run A:
// cpu
module cpu(
    input clk,
    input reset,
    output [7:0] address,
    input [7:0] from_memory,
    output write,
    output [7:0] to_memory
);
Size in the first run: about 1000 cells after synthesis, ~180 flip-flops, roughly 11000 µm² of cells after synthesis.
==> flow/config.mk <==
export PLATFORM = sky130hd
export DESIGN_NAME = cpu
export DESIGN_NICKNAME = cpu
export VERILOG_FILES = /design/flow/design.v
export SDC_FILE = /design/flow/constraint.sdc
export NUM_CORES = 4
export LEC_CHECK = 0
export ABC_AREA = 0
export CAP_MARGIN = 40
export CELL_PAD_IN_SITES_GLOBAL_PLACEMENT = 0
export CORE_ASPECT_RATIO = 0.53
export CORE_MARGIN = 10
export CORE_UTILIZATION = 54
export CTS_CLUSTER_SIZE = 93
export GPL_ROUTABILITY_DRIVEN = 1
export GPL_TIMING_DRIVEN = 0
export MAX_ROUTING_LAYER = met4
export MIN_ROUTING_LAYER = met2
export PLACE_DENSITY_LB_ADDON = 0.29
export SLEW_MARGIN = 20
export TNS_END_PERCENT = 50
==> flow/constraint.sdc <==
create_clock -name core_clock -period 5.29 [get_ports {clk}]
set_input_delay 1.0580 -clock core_clock [delete_from_list [all_inputs] [get_ports {clk}]]
set_output_delay 1.0580 -clock core_clock [all_outputs]
set_load 0.01 [all_outputs]
run.sh (not shown) runs the stock make flow with config.mk's settings and CLKGATE_MAP_FILE=.
Flow for run A halted at global routing (5_1_grt), error code GRT-0116.
## Diff of input files: run B against run A
- removing GPL_TIMING_DRIVEN (formerly 0)
- changing CORE_MARGIN from 10 to 2
- changing MIN_ROUTING_LAYER from met2 to met1
- setting PLACE_DENSITY to 0.41 for the first time
- removing GPL_ROUTABILITY_DRIVEN (formerly 1)
- changing CORE_UTILIZATION from 54 to 72
- changing CAP_MARGIN from 40 to 20
- removing TNS_END_PERCENT (formerly 50)
- changing CTS_CLUSTER_SIZE from 93 to 99
- removing CORE_ASPECT_RATIO (formerly 0.53)
- removing PLACE_DENSITY_LB_ADDON (formerly 0.29)
- setting SETUP_SLACK_MARGIN to -0.26 for the first time
- setting CTS_CLUSTER_DIAMETER to 176 for the first time
- changing the clock period (ns, I/O delays scaled along) from 5.29 to 3.48
## What came out
Status: run B FAILED at clock tree synthesis (4_1_cts) (tool error)
Delta (run B minus run A): floorplan utilization higher; synthesized-area fraction occupied by xor and xnor cells held steady; total core area saw a decrease; synthesized cell count flat; final RePlAce weighted congestion +1.8%.
Re placement row count: run B and run A aren't equal, and the higher value belongs to run B.
Input changes introduced in run C (baseline for comparison: run B):
- SETUP_SLACK_MARGIN no longer set, was -0.26
- CORE_UTILIZATION now 16, was 72
- CTS_CLUSTER_DIAMETER now 221, was 176
- ABC_AREA now 1, was 0
- PLACE_DENSITY now 0.86, was 0.41
- TNS_END_PERCENT now 10, previously not set
- CORE_ASPECT_RATIO now 0.5, previously not set
- the clock period (ns, I/O delays scaled along) now 5.33, was 3.48
[summary]
- Run C reached the final stage; the timing, DRC and antenna checks on its layout passed.
- Diff run B -> run C | synthesized area | increase of about 10%
- NOTE post-synthesis chip area from yosys run B->run C increased by more than 10%
- Between run B and run C, net count after synthesis is lower for run B, run C comes in above that.
- Comparing run B and run C, floorplan die height is higher on run C.
- Compare run B and run C | post-synthesis average cell area lower: run C
- Die width (run C over run B): increase, 260 µm
- Going from run B to run C, die area grows by about 400%.
- Delta (run C minus run B): multiplexer fraction of the synthesized cell area lower, synthesized cell count higher, share of flip-flops with an asynchronous set or reset roughly the same.
[inputs] run D vs run C
- clearing CTS_CLUSTER_SIZE, which used to be 99
- clearing CORE_ASPECT_RATIO, which used to be 0.5
- clearing PLACE_DENSITY, which used to be 0.86
- clearing ABC_AREA, which used to be 1
- clearing CELL_PAD_IN_SITES_GLOBAL_PLACEMENT, which used to be 0
- swapping 16 for 58 in CORE_UTILIZATION
- clearing MAX_ROUTING_LAYER, which used to be met4
- clearing MIN_ROUTING_LAYER, which used to be met1
- clearing CTS_CLUSTER_DIAMETER, which used to be 221
- clearing TNS_END_PERCENT, which used to be 10
- swapping 5.33 for 4.33 in the clock period (ns, I/O delays scaled along)
Results
- In run D the implementation ran to completion but is not tape-out ready, as the final checks report negative setup slack.
- Net count of the mapped netlist delta for run D relative to run C: about 30% lower
- Going from run C to run D, the leakage power summed over all cells was found to have gone down by about 3.3%.
- Setup TNS in run D is 58180 ps lower than in run C
- Between run D and run C, it is run D whose final setup violation count is higher, by 113.
- Tally of filler cells in the layout (lower): run D
- Run D vs run C: internal power up by more than half
- Slowest library cell on the worst path = dfrtp_1: run C; slowest library cell on the worst path = edfxtp_1: run D
- [run D vs run C] portion of total power attributed to combinational logic: higher in run D
- The final HPWL from detailed placement in run D was higher than what run C gave.
- Vias: run D fewer than run C
- Comparing non-clock buffer count for run C and run D, the smaller number came from run C.
Inputs modified between run D and run E:
- CTS_CLUSTER_SIZE now 90, previously not set
- CORE_UTILIZATION now 72, was 58
- ABC_AREA now 1, previously not set
- PLACE_DENSITY now 0.42, previously not set
- TNS_END_PERCENT now 5, previously not set
- the clock period (ns, I/O delays scaled along) now 3.92, was 4.33
### Flow results
- The flow completed for run D, but it is not clean: the layout still shows negative setup slack.
- From the logs: run E reached the end of the flow and failed the layout checks with negative setup slack.
- Average via count per standard cell: run E vs run D down 0.10
- Per the comparison of run E with run D, headroom to the max-slew limit shows a reduction of 5.1 points; full die area lost about 11%; switching power of the nets moved up.
- Run D has lower power than run E.
- Going from run D to run E, part of the cycle the worst path needs now sits lower; stage delay of the slowest cell on the critical path held.
- Sort run D and run E by met1 usage in global routing, ascending, and run D comes first.

* * *

## maple
Starting RTL as in the previous note.
Design cpu, start of the top module:
module cpu(
    input clk,
    input reset,
    output [7:0] address,
    input [7:0] from_memory,
    output write,
    output [7:0] to_memory
);
    wire        IR_Load;
    wire [7:0]  IR;
    wire        MAR_Load;
    wire        PC_Load;
    wire        PC_Inc;
    wire [3:0]  ALU_Sel;
    wire [3:0]  CCR_Result;
    wire        CCR_Load;
    wire [2:0]  Bus2_Sel;
    wire [1:0]  Bus1_Sel;
    wire [7:0]  immediate_value;
    wire [7:0]  address_value;
    wire        ALU_B_Sel;
    wire        addr_sel;        
    wire [3:0] reg_read_addr_A, reg_read_addr_B, reg_write_addr;
    wire [7:0] reg_read_data_A, reg_read_data_B, reg_write_data;
    wire reg_write_enable;
    wire [7:0] alu_result;
    wire [3:0] NZVC;
    control_unit control_unit1 (
        .clk(clk),
        .reset(reset),
        .IR_Load(IR_Load),
        .IR(IR),
        .MAR_Load(MAR_Load),
        .PC_Load(PC_Load),
        .PC_Inc(PC_Inc),
        .reg_read_addr_A(reg_read_addr_A),
        .reg_read_addr_B(reg_read_addr_B),
        .reg_write_addr(reg_write_addr),
        .reg_write_enable(reg_write_enable),
        .ALU_Sel(ALU_Sel),
        .CCR_Result(CCR_Result),
        .CCR_Load(CCR_Load),
        .Bus2_Sel(Bus2_Sel),
        .Bus1_Sel(Bus1_Sel),
        .ALU_B_Sel(ALU_B_Sel),
        .write(write),
        .from_memory(from_memory),
  ...
make LEC_CHECK=0 ABC_AREA=1 CAP_MARGIN=10 CELL_PAD_IN_SITES_DETAIL_PLACEMENT=1 CELL_PAD_IN_SITES_GLOBAL_PLACEMENT=3 CORE_ASPECT_RATIO=0.62 CORE_MARGIN=10 CORE_UTILIZATION=71 CTS_CLUSTER_DIAMETER=306 GPL_ROUTABILITY_DRIVEN=0 PLACE_DENSITY=0.62 SETUP_SLACK_MARGIN=1.37 SLEW_MARGIN=30 finish   # period 7.0 ns
maple is listed as incomplete: the tool reported an error in global placement without I/O (3_1_place_gp_skip_io) and the run ended there.
What xenon does differently from maple at the input level:
==> flow/config.mk <==
export PLATFORM = sky130hd
export DESIGN_NAME = cpu
export DESIGN_NICKNAME = cpu
export VERILOG_FILES = /design/flow/design.v
export SDC_FILE = /design/flow/constraint.sdc
export NUM_CORES = 4
export LEC_CHECK = 0
export ABC_AREA = 1
export CAP_MARGIN = 20
export CORE_MARGIN = 2
export CORE_UTILIZATION = 72
export CTS_CLUSTER_DIAMETER = 369
export CTS_CLUSTER_SIZE = 98
export PLACE_DENSITY = 0.38
export SLEW_MARGIN = 20
export TNS_END_PERCENT = 10
==> flow/constraint.sdc <==
create_clock -name core_clock -period 3.15 [get_ports {clk}]
set_input_delay 0.6300 -clock core_clock [delete_from_list [all_inputs] [get_ports {clk}]]
set_output_delay 0.6300 -clock core_clock [all_outputs]
set_load 0.01 [all_outputs]
[summary]
- xenon did not finish; a tool error ended it in global routing (5_1_grt).
- Re count of mapped cells out of synthesis: no difference whatsoever between xenon and maple.
- Comparing xenon and maple, the higher chip height was measured on xenon.
- Area fraction in and, or, nand and nor cells after synthesis: maple vs xenon, no meaningful difference
- Diff maple..xenon | chip area from the yosys synthesis statistics | unchanged
- Comparing maple against xenon, there is no change at all in parity-gate share of the synthesized area counting xor and xnor cells.
- Compared with maple, in xenon fraction of registers with async set/reset comparable; count of state elements after synthesis comparable; full die area now smaller; x dimension of the die now smaller; starting density of the core now larger.
Changes in nickel relative to xenon:
-- flow/config.mk --
<<< xenon, line 8
export ABC_AREA = 1
>>> nickel, line 8
<<< xenon, line 11
export CORE_UTILIZATION = 72
export CTS_CLUSTER_DIAMETER = 369
export CTS_CLUSTER_SIZE = 98
export PLACE_DENSITY = 0.38
>>> nickel, line 10
export CORE_UTILIZATION = 24
<<< xenon, line 16
export TNS_END_PERCENT = 10
>>> nickel, line 12
==> flow/constraint.sdc <==
create_clock -name core_clock -period 7.43 [get_ports {clk}]
set_input_delay 1.4860 -clock core_clock [delete_from_list [all_inputs] [get_ports {clk}]]
set_output_delay 1.4860 -clock core_clock [all_outputs]
set_load 0.01 [all_outputs]
Notes after the runs:
- No final results exist for xenon, since it was stopped by error GRT-0232 during global routing (5_1_grt).
- Every stage of the flow completed for nickel, and the final layout passed the timing, DRC and antenna checks.
- Sort xenon and nickel by standard-cell row count, descending, and nickel comes first.
- Cmp nickel vs xenon: number of different library cells in the post-synthesis netlist higher in nickel
- From xenon to nickel the numbers moved as follows: complex-gate fraction of the synthesized area up 5.9 points; adder-cell area share of the yosys netlist saw an increase; count of buffers added by post-CTS timing repair for setup went down by 12; mean cell area of the mapped netlist went up by 2.5 µm²; HPWL reported at the end of detailed placement decreased by 22% relative to the old numbers.
- Post-synth area from yosys stat: xenon and nickel compared, higher one is xenon
- Placeable core area in nickel is 170% higher than in xenon
- Placed instance count, nickel vs xenon: down by more than 10%
- nickel vs xenon on post-cts sizing count: nickel is the lower one.
diff inputs: nickel => pepper
-- flow/config.mk --
<<< nickel, line 8
>>> pepper, line 8
export ABC_AREA = 1
<<< nickel, line 9
>>> pepper, line 10
export CELL_PAD_IN_SITES_GLOBAL_PLACEMENT = 0
<<< nickel, line 10
export CORE_UTILIZATION = 24
>>> pepper, line 12
export CORE_UTILIZATION = 72
export CTS_CLUSTER_SIZE = 28
export MAX_ROUTING_LAYER = met4
export MIN_ROUTING_LAYER = met1
export PLACE_DENSITY = 0.65
<<< nickel, line 12
>>> pepper, line 18
export TNS_END_PERCENT = 50
==> flow/constraint.sdc <==
create_clock -name core_clock -period 3.77 [get_ports {clk}]
set_input_delay 0.7540 -clock core_clock [delete_from_list [all_inputs] [get_ports {clk}]]
set_output_delay 0.7540 -clock core_clock [all_outputs]
set_load 0.01 [all_outputs]
Findings:
When pepper is measured against nickel, its core utilization before placement turns out 49 points higher. The total standard cell area after synthesis reported for pepper is greater than that of nickel by 1100 µm². Cmp nickel and pepper / post-cts gate resize count / lower: nickel. nickel has a lower total cell area reported by yosys after synthesis than pepper. Diff nickel -> pepper | cell count after synthesis | up by more than a quarter. Cell total in the yosys stat output (higher): pepper. pepper ends up with lower area share of and-or/or-and cells after synthesis than nickel does. nickel completed end to end with timing, DRC and antenna clean. FAIL pepper @ global routing (5_1_grt): tool exited with error. Overall die width: pepper vs nickel down about 40%. The cell count after placement in pepper was higher than what nickel gave. Against nickel, pepper comes in 31 lower on number of core rows. Looking at register area share after synthesis, pepper sits 4.5 points below nickel.

* * *

Starting RTL as in the previous note.
make LEC_CHECK=0 ABC_AREA=0 CAP_MARGIN=20 CELL_PAD_IN_SITES_GLOBAL_PLACEMENT=0 CORE_ASPECT_RATIO=0.53 CORE_MARGIN=10 CORE_UTILIZATION=54 CTS_CLUSTER_SIZE=93 GPL_ROUTABILITY_DRIVEN=0 MAX_ROUTING_LAYER=met4 MIN_ROUTING_LAYER=met2 PLACE_DENSITY=0.89 SLEW_MARGIN=20 TNS_END_PERCENT=35 finish   # period 5.29 ns
The baseline ended with an error in global routing (GRT-0116).
Rerun with:
- ABC_AREA: 0 -> 1
- CELL_PAD_IN_SITES_GLOBAL_PLACEMENT: 0 -> default
- CORE_ASPECT_RATIO: 0.53 -> default
- CORE_MARGIN: 10 -> 2
- CORE_UTILIZATION: 54 -> 68
- CTS_CLUSTER_SIZE: 93 -> default
- GPL_ROUTABILITY_DRIVEN: 0 -> default
- MAX_ROUTING_LAYER: met4 -> default
- MIN_ROUTING_LAYER: met2 -> default
- PLACE_DENSITY: 0.89 -> default
- TNS_END_PERCENT: 35 -> default
- clock period: 5.29 -> 4.5 ns (I/O delays scaled with it)
- With this change the flow passed the timing, DRC and antenna checks
- die size came out lower by a quarter to a third
- area after synthesis came out higher by roughly a tenth
- synthesized cell count came out higher by well over a third
Rerun with:
- CAP_MARGIN: 20 -> 25
- CORE_UTILIZATION: 68 -> 40
- SLEW_MARGIN: 20 -> 15
- clock period: 4.5 -> 7.0 ns (I/O delays scaled with it)
Outcome: Wire length went down by 2.2%. Total power is lower by 42%. Register-to-register slack gets better by 1.4 ns. Worst setup slack improves by 1.2 ns. Design area falls by 4.5%. Die area came out higher by 68%. Global-route usage falls by 16 points. Sequential power falls by 36%. Synthesized area is unchanged.
Rerun with:
- CAP_MARGIN: 25 -> 20
- CORE_UTILIZATION: 40 -> 72
- CTS_CLUSTER_DIAMETER: default -> 369
- CTS_CLUSTER_SIZE: default -> 98
- PLACE_DENSITY: default -> 0.38
- SETUP_SLACK_MARGIN: default -> 0.93
- SLEW_MARGIN: 15 -> 20
- clock period: 7.0 -> 3.15 ns (I/O delays scaled with it)
Outcome: The changed run never finished: it broke off in global routing (GRT-0232). Synthesized cell count does not change. Synthesized area does not change. Die area is lower by 44%.

* * *

## run 1
cpu again, from the RTL that the note above started with.
clock: 3.77 ns
lec_check: 0
abc_area: 1
cap_margin: 20
cell_pad_in_sites_global_placement: 0
core_margin: 2
core_utilization: 72
cts_cluster_diameter: 54
cts_cluster_size: 28
gpl_routability_driven: 0
max_routing_layer: met4
min_routing_layer: met1
place_density_lb_addon: 0.15
slew_margin: 20
Stage in which a tool error killed run 1: global routing (5_1_grt).
Modified inputs, run 2 compared to run 1
Settings: ABC_AREA changed from 1 to 0; CELL_PAD_IN_SITES_GLOBAL_PLACEMENT changed from 0 to 1; CTS_CLUSTER_DIAMETER removed (was 54); CORE_UTILIZATION changed from 72 to 58; GPL_ROUTABILITY_DRIVEN removed (was 0); CTS_CLUSTER_SIZE changed from 28 to 99; SETUP_SLACK_MARGIN newly set to 0.51; the clock period (ns, I/O delays scaled along) changed from 3.77 to 3.48.
- In run 2 the implementation ran to completion but is not tape-out ready, as the final checks report setup timing.
- Compared with run 1, run 2 shows total die area higher by about 12%.
- Overall die width | run 2 above run 1
- Changes observed in run 2 relative to run 1: post-synth area from yosys stat -1100 sq um; synthesized-area fraction occupied by adder cells now sits higher; basic-gate share of the synthesized area counting and, or, nand and nor cells lost 15 points; number of buffers inserted to repair setup after CTS increased about 70%; boundary pin count roughly the same.
- Of run 2 and run 1, the lower synthesized cell count belongs to run 2.
- Comparing the two runs side by side, run 2 comes out behind run 1 on setup slack after placement.
The following lists how run 3 was set up differently from run 2:
Settings: a change of CTS_CLUSTER_SIZE from 99 to 17; a change of CELL_PAD_IN_SITES_GLOBAL_PLACEMENT from 1 to 0; a change of ABC_AREA from 0 to 1; a deleted SETUP_SLACK_MARGIN that had been 0.51; an added HOLD_SLACK_MARGIN of 0.3; an added CTS_CLUSTER_DIAMETER of 165; a change of CORE_UTILIZATION from 58 to 72; a change of the clock period (ns, I/O delays scaled along) from 3.48 to 3.93.
Findings:
- Run 3: aborted in global routing (5_1_grt) (tool error)
- Run 3 vs run 2: synthesized area up by more than 10%
- Run 3 vs. run 2: count of instantiated cells in the yosys netlist went up by 44%.
- Run 2 -> run 3: area of the placeable core decreased by more than 10%
Setup changes, run 3 to run 4
Settings: CTS_CLUSTER_SIZE: 17 -> unset; CORE_UTILIZATION: 72 -> 65; MIN_ROUTING_LAYER: met1 -> unset; CELL_PAD_IN_SITES_GLOBAL_PLACEMENT: 0 -> unset; ABC_AREA: 1 -> unset; MAX_ROUTING_LAYER: met4 -> unset; PLACE_DENSITY_LB_ADDON: 0.15 -> unset; CTS_CLUSTER_DIAMETER: 165 -> unset; HOLD_SLACK_MARGIN: 0.3 -> unset; the clock period (ns, I/O delays scaled along): 3.93 -> 4.33.
==> results <==
Relative to run 3, the share of synthesized cell area in and, or, nand and nor gates of run 4 is lower by 15 points.
From run 3 to run 4 the numbers moved as follows: yosys-reported design area after synthesis lost about 10%; estimated wirelength of the detail-placed design has decreased; share of the synthesized netlist area taken by xor and xnor gates grew by 0.33 points; post-CTS repair timing setup buffer count -49%; and-or/or-and share of the synthesized area now sits higher.
Run 4: multiplexer area fraction after synthesis is 11 points higher than what run 3 reported.
From run 3 to run 4 the numbers moved as follows: sequential share of the synthesized area went up, cell total after placement went down.
Ran to the end and failed final checks on setup timing: run 4.
Delta(synthesized area, run 4 - run 3) < 0
Power is estimated from default activity; no workload was simulated.
